==> try-quartz: inputs <==
==> flow/design.v <==
`timescale 1ns / 1ps
module TNS_dec_33(
    input wire clk,
    input wire rst_n,
    input wire [32:0] codein,
    output reg [30 - 1 : 0] dataout
    );
    wire [30 - 1 : 0] dataout_wire;
    assign dataout_wire = (codein[32]*847425747) + (codein[31]*564950498) + (codein[30]*282475249) + 
                    (codein[29]*121060821) + (codein[28]*80707214) + (codein[27]*40353607) + 
                    (codein[26]*17294403) + (codein[25]*11529602) + (codein[24]*5764801) + 
                    (codein[23]*2470629) + (codein[22]*1647086) + (codein[21]*823543) + 
                    (codein[20]*352947) + (codein[19]*235298) + (codein[18]*117649) + (codein[17]*50421) + (codein[16]*33614) + 
                    (codein[15]*16807) + (codein[14]*7203) + (codein[13]*4802) + (codein[12]*2401) + (codein[11]*1029) +
                    (codein[10]*686) + (codein[9]*343) + (codein[8]*147) + (codein[7]*98) + (codein[6]*49) +
                    (codein[5]*21) + (codein[4]*14) + (codein[3]*7) + (codein[2]*3) + (codein[1]*2) +
                    (codein[0]*1);
    always @(posedge clk or negedge rst_n) begin
        if (~rst_n) begin
            dataout <= 0;
        end
        else begin
            dataout <= dataout_wire;
        end
    end
endmodule
==> flow/run.sh <==
#!/bin/bash
# the make line also repeats each setting of config.mk as NAME=value (left out here)
make -C /OpenROAD-flow-scripts/flow DESIGN_CONFIG=/design/flow/config.mk WORK_HOME=/design/flow/orfs CLKGATE_MAP_FILE= finish
==> flow/config.mk <==
export PLATFORM = sky130hd
export DESIGN_NAME = TNS_dec_33
export DESIGN_NICKNAME = TNS_dec_33
export VERILOG_FILES = /design/flow/design.v
export SDC_FILE = /design/flow/constraint.sdc
export NUM_CORES = 4
export LEC_CHECK = 0
export ABC_AREA = 0
export CAP_MARGIN = 10
export CELL_PAD_IN_SITES_DETAIL_PLACEMENT = 0
export CELL_PAD_IN_SITES_GLOBAL_PLACEMENT = 3
export CORE_MARGIN = 2
export CORE_UTILIZATION = 35
export CTS_CLUSTER_DIAMETER = 132
export CTS_CLUSTER_SIZE = 89
export MAX_ROUTING_LAYER = met5
export PLACE_DENSITY_LB_ADDON = 0.28
export SETUP_SLACK_MARGIN = 1.61
export SLEW_MARGIN = 20
export TNS_END_PERCENT = 85
==> flow/constraint.sdc <==
create_clock -name core_clock -period 6.48 [get_ports {clk}]
set_input_delay 1.2960 -clock core_clock [delete_from_list [all_inputs] [get_ports {clk}]]
set_output_delay 1.2960 -clock core_clock [all_outputs]
set_load 0.01 [all_outputs]
==> try-tundra: changes against try-quartz <==
Settings changed: CAP_MARGIN 10 to 20, CELL_PAD_IN_SITES_DETAIL_PLACEMENT 0 to default, CELL_PAD_IN_SITES_GLOBAL_PLACEMENT 3 to default, CORE_ASPECT_RATIO from default to 0.5, CORE_UTILIZATION 35 to 39, CTS_CLUSTER_DIAMETER 132 to default, CTS_CLUSTER_SIZE 89 to 10, MAX_ROUTING_LAYER met5 to default, PLACE_DENSITY_LB_ADDON 0.28 to default, SETUP_SLACK_MARGIN 1.61 to default, TNS_END_PERCENT 85 to 10.
==> flow/constraint.sdc (replaced) <==
create_clock -name core_clock -period 12.0 [get_ports {clk}]
set_input_delay 2.4000 -clock core_clock [delete_from_list [all_inputs] [get_ports {clk}]]
set_output_delay 2.4000 -clock core_clock [all_outputs]
set_load 0.01 [all_outputs]
==> qor summary <==
Logic share of the area: try-quartz 0.636; try-tundra 0.704
Wl on met1: try-quartz 10,800 µm; try-tundra 10,700 µm
Syn-to-layout area delta: try-quartz 31.4%; try-tundra 12.6%
Iteration-0 DRC Markers: try-quartz 148; try-tundra 267
Transition time at the pin with the least slew margin: try-quartz 0.745 ns; try-tundra 0.754 ns
Via count of the first global-routing pass: try-quartz 7,347; try-tundra 6,555
Setup repair after global routing missed its margin: try-quartz yes; try-tundra no
Share of the cycle needed by the critical path after routing: try-quartz 1.11; try-tundra 0.785
WHS: try-quartz 1.08 ns; try-tundra 2.52 ns
Result of the run: try-quartz complete, but fails checks; try-tundra finished clean
Violated checks: try-quartz setup timing; try-tundra -
Critical Path Stages: try-quartz 26; try-tundra 23
